Design boom_pro, start of the top module:
module boom_pro(sw7,start,clk,led,seg,sw_input,row,seg_cat,btn6,buzzer,green,red);
clock: 6.52 ns
lec_check: 0
abc_area: 1
cap_margin: 20
cell_pad_in_sites_global_placement: 0
core_aspect_ratio: 0.89
core_margin: 2
core_utilization: 72
cts_cluster_size: 14
gpl_timing_driven: 1
max_routing_layer: met5
min_routing_layer: met1
place_density_lb_addon: 0.2
slew_margin: 40
tns_end_percent: 100
run.sh (not shown) runs the stock make flow with config.mk's settings and CLKGATE_MAP_FILE=.
The first run ran to the end with violations: negative setup slack.
Then changed:
Settings changed: ABC_AREA 1 to unset, CELL_PAD_IN_SITES_GLOBAL_PLACEMENT 0 to unset, CORE_ASPECT_RATIO 0.89 to unset, CORE_UTILIZATION 72 to 9, CTS_CLUSTER_SIZE 14 to unset, GPL_TIMING_DRIVEN 1 to unset, MAX_ROUTING_LAYER met5 to unset, MIN_ROUTING_LAYER met1 to unset, PLACE_DENSITY_LB_ADDON 0.2 to unset, SLEW_MARGIN 40 to 20, TNS_END_PERCENT 100 to unset.
Clock period 6.52 ns to 23.5 ns, I/O delays scaled along.
Result: This time the run finished clean. Non-clock buffer count is lower by 171. Hold slack loses 0.025 ns. Die area is higher to 7.5 times its value.
Then changed:
Settings changed: CORE_UTILIZATION 9 to 72, HOLD_SLACK_MARGIN set to -0.1, SETUP_SLACK_MARGIN set to -0.08.
Clock period 23.5 ns to 6.65 ns, I/O delays scaled along.
After rerunning:
- The changed run reached the layout checks and failed them: negative setup slack
- setup slack gets worse by 15 ns
- critical path depth is higher by 2
- wire length is higher by about a fifth
- core utilization is higher by 73 points
- fmax is higher by about a fifth
- global-route usage is higher by 37 points
- clock-buffer cell count is higher by 4

boom_pro again, from the RTL that the note above started with.
Settings: LEC_CHECK=0, CAP_MARGIN=30, CELL_PAD_IN_SITES_DETAIL_PLACEMENT=1, CELL_PAD_IN_SITES_GLOBAL_PLACEMENT=3, CORE_ASPECT_RATIO=0.98, CORE_MARGIN=9, CORE_UTILIZATION=69, GPL_ROUTABILITY_DRIVEN=0, GPL_TIMING_DRIVEN=0, MIN_ROUTING_LAYER=met2, PLACE_DENSITY_LB_ADDON=0.29, SETUP_SLACK_MARGIN=0.58, SLEW_MARGIN=20, TNS_END_PERCENT=80; clock period 5.52 ns.
The baseline failed in global placement without I/O (3_1_place_gp_skip_io) (FLW-0024).
Change:
ABC_AREA = 1   (was unset)
CAP_MARGIN = 20   (was 30)
CELL_PAD_IN_SITES_DETAIL_PLACEMENT = unset   (was 1)
CELL_PAD_IN_SITES_GLOBAL_PLACEMENT = unset   (was 3)
CORE_ASPECT_RATIO = unset   (was 0.98)
CORE_MARGIN = 2   (was 9)
CORE_UTILIZATION = 64   (was 69)
CTS_CLUSTER_SIZE = 96   (was unset)
GPL_ROUTABILITY_DRIVEN = unset   (was 0)
GPL_TIMING_DRIVEN = unset   (was 0)
MIN_ROUTING_LAYER = unset   (was met2)
PLACE_DENSITY_LB_ADDON = unset   (was 0.29)
SETUP_SLACK_MARGIN = unset   (was 0.58)
TNS_END_PERCENT = unset   (was 80)
clock period = 8.05 ns   (was 5.52 ns; I/O delays follow)
Result: The new run finished clean. Die size fell by about 3%. Area after synthesis rises by 3.7%. Synthesized cell count climbs by 21%.
Change:
ABC_AREA = unset   (was 1)
CORE_UTILIZATION = 45   (was 64)
CTS_CLUSTER_SIZE = unset   (was 96)
clock period = 9.91 ns   (was 8.05 ns; I/O delays follow)
The changed run finished with timing, DRC and antenna clean.
Worst setup slack is better by 0.23 ns.
Design area decreases by 3.2%.
Change:
CORE_UTILIZATION = 40   (was 45)
The changed run produced a clean layout; global-route usage is lower by 2.9 points; routed wire length hardly moves; setup slack degrades by 0.071 ns; via count increases slightly; fmax drops slightly; synthesized area is unchanged; design area went up slightly.

run a:
Starting RTL as in the previous note.
clock: 14.1 ns
lec_check: 0
cap_margin: 20
cell_pad_in_sites_global_placement: 1
core_margin: 7
core_utilization: 17
cts_cluster_diameter: 344
gpl_routability_driven: 0
gpl_timing_driven: 1
max_routing_layer: met4
place_density_lb_addon: 0.17
slew_margin: 20
tns_end_percent: 55
The inputs of run b differ from those of run a as listed below.
Settings: a deleted TNS_END_PERCENT that had been 55; an added SETUP_SLACK_MARGIN of 0.1; a deleted GPL_ROUTABILITY_DRIVEN that had been 0; a deleted MAX_ROUTING_LAYER that had been met4; a change of CORE_MARGIN from 7 to 2; a change of CORE_UTILIZATION from 17 to 40; a deleted GPL_TIMING_DRIVEN that had been 1; a deleted CTS_CLUSTER_DIAMETER that had been 344; a deleted CELL_PAD_IN_SITES_GLOBAL_PLACEMENT that had been 1; a deleted PLACE_DENSITY_LB_ADDON that had been 0.17; a change of the clock period (ns, I/O delays scaled along) from 14.1 to 9.91.
==> results <==
Run b: inserted tap cell count lower than run a
Looking at number of inserted filler cells in the final layout, run b sits about 60% lower than run a does.
Relative to run a, the wire length of the first global-routing pass of run b is lower by 25,000 um.

Setup of wip/harbor:
Starting RTL as in the previous note.
Settings: LEC_CHECK=0, ABC_AREA=0, CAP_MARGIN=20, CELL_PAD_IN_SITES_GLOBAL_PLACEMENT=0, CORE_ASPECT_RATIO=1.48, CORE_MARGIN=2, CORE_UTILIZATION=65, CTS_CLUSTER_DIAMETER=51, CTS_CLUSTER_SIZE=73, GPL_ROUTABILITY_DRIVEN=0, GPL_TIMING_DRIVEN=1, MAX_ROUTING_LAYER=met5, MIN_ROUTING_LAYER=met1, PLACE_DENSITY_LB_ADDON=0.01, SETUP_SLACK_MARGIN=-0.51, SLEW_MARGIN=20, TNS_END_PERCENT=100; clock period 7.17 ns.
wip/harbor: flow complete, layout not clean; failing: setup timing
Edits applied to the flow inputs when going from wip/harbor to wip/tundra:
==> flow/config.mk <==
export PLATFORM = sky130hd
export DESIGN_NAME = boom_pro
export DESIGN_NICKNAME = boom_pro
export VERILOG_FILES = /design/flow/design.v
export SDC_FILE = /design/flow/constraint.sdc
export NUM_CORES = 4
export LEC_CHECK = 0
export CAP_MARGIN = 20
export CORE_MARGIN = 2
export CORE_UTILIZATION = 64
export SLEW_MARGIN = 20
==> flow/constraint.sdc <==
create_clock -name core_clock -period 9.32 [get_ports {clk}]
set_input_delay 1.8640 -clock core_clock [delete_from_list [all_inputs] [get_ports {clk}]]
set_output_delay 1.8640 -clock core_clock [all_outputs]
set_load 0.01 [all_outputs]
--- outcome ---
- Across wip/harbor and wip/tundra, a clean result was obtained everywhere but in wip/harbor.
- wip/harbor has lower combinational share of cell area than wip/tundra.
- Diff wip/harbor -> wip/tundra: area fraction in and, or, nand and nor cells after synthesis comparable; number of standard cells in the layout, taps in and fillers out now smaller; period utilization now smaller.
- Fill cell instance count of the final layout went up by a few percent going from wip/harbor to wip/tundra.
- What wip/harbor reported for non-clock buffer instance count of the final layout has to be multiplied by 0.34 to get the figure for wip/tundra.
The inputs of wip/onyx differ from those of wip/tundra as listed below.
-- flow/config.mk --
<<< wip/tundra, line 10
export CORE_UTILIZATION = 64
>>> wip/onyx, line 10
export CORE_UTILIZATION = 72
export CTS_CLUSTER_SIZE = 41
export PLACE_DENSITY = 0.65
export SETUP_SLACK_MARGIN = 1.0
--- outcome ---
The run showing the smaller multi-input logic area is wip/tundra.
Total wirelength of the detailed-routed design was lower in the run labelled wip/tundra.
Per the comparison of wip/onyx with wip/tundra, clock skew was more or less identical, first-pass GRT wire length went up by 2600 um, number of fill cells went down by 934, setup slack went up by 0.44 ns.
Going from wip/tundra to wip/onyx, clock buffer count rose by about 20%, initial core utilization rose by 8.1 points, maximum number of pins on one net before global-route repair rose by 10.
The inputs of wip/amber differ from those of wip/onyx as listed below.
-- flow/config.mk --
<<< wip/onyx, line 8
>>> wip/amber, line 8
export ABC_AREA = 1
<<< wip/onyx, line 11
export CTS_CLUSTER_SIZE = 41
export PLACE_DENSITY = 0.65
export SETUP_SLACK_MARGIN = 1.0
>>> wip/amber, line 12
export CTS_CLUSTER_SIZE = 78
export HOLD_SLACK_MARGIN = -0.1
export PLACE_DENSITY_LB_ADDON = 0.2
export SETUP_SLACK_MARGIN = -0.08
==> flow/constraint.sdc <==
create_clock -name core_clock -period 6.65 [get_ports {clk}]
set_input_delay 1.3300 -clock core_clock [delete_from_list [all_inputs] [get_ports {clk}]]
set_output_delay 1.3300 -clock core_clock [all_outputs]
set_load 0.01 [all_outputs]
## What came out
Although it ran to completion, wip/amber produced a layout that fails the final checks because of setup timing. Maximum net fanout on the critical path on wip/amber is down relative to wip/onyx. Taking wip/onyx as the reference point, the post-synthesis instance area of wip/amber rises by 930 sq um. In wip/amber, number of cell instances on the worst register-to-register path is higher than in wip/onyx. Relative slew slack (lower): wip/amber. Side by side, vias per cell turned out higher in wip/amber than in wip/onyx. wip/amber: maximum frequency higher than wip/onyx. Final-layout worst hold slack: wip/amber vs wip/onyx down 0.032 ns. Between wip/onyx and wip/amber, routed length on met3 increased. Compared to wip/onyx, wip/amber has wire length of the first global-routing pass about 30% higher. Diff wip/onyx -> wip/amber | final area | increase of about 10%.
What wip/violet does differently from wip/amber at the input level:
-- flow/config.mk --
<<< wip/amber, line 10
>>> wip/violet, line 10
export CORE_ASPECT_RATIO = 0.5
<<< wip/amber, line 12
export CTS_CLUSTER_SIZE = 78
export HOLD_SLACK_MARGIN = -0.1
export PLACE_DENSITY_LB_ADDON = 0.2
export SETUP_SLACK_MARGIN = -0.08
>>> wip/violet, line 13
export CTS_CLUSTER_SIZE = 73
export PLACE_DENSITY = 0.65
export SETUP_SLACK_MARGIN = 2.72
<<< wip/amber, line 17
>>> wip/violet, line 17
export TNS_END_PERCENT = 5
==> flow/constraint.sdc <==
create_clock -name core_clock -period 9.32 [get_ports {clk}]
set_input_delay 1.8640 -clock core_clock [delete_from_list [all_inputs] [get_ports {clk}]]
set_output_delay 1.8640 -clock core_clock [all_outputs]
set_load 0.01 [all_outputs]
No stage failed in wip/violet, and the final checks on the layout all came back clean.
Diff wip/amber -> wip/violet | met2 track demand over resource | decrease of 6.6 points
Lower wire length reported by the detailed router among wip/violet and wip/amber: wip/violet
Sort wip/violet and wip/amber by die outline width asc -> top: wip/amber
Sort wip/violet and wip/amber by starting density of the core asc -> top: wip/violet
Comparing wip/violet against wip/amber, there is no change at all in number of hold-slack violations in the final timing report.
When wip/violet is set beside wip/amber, its well-tap cell count turns out to be about 5% larger.
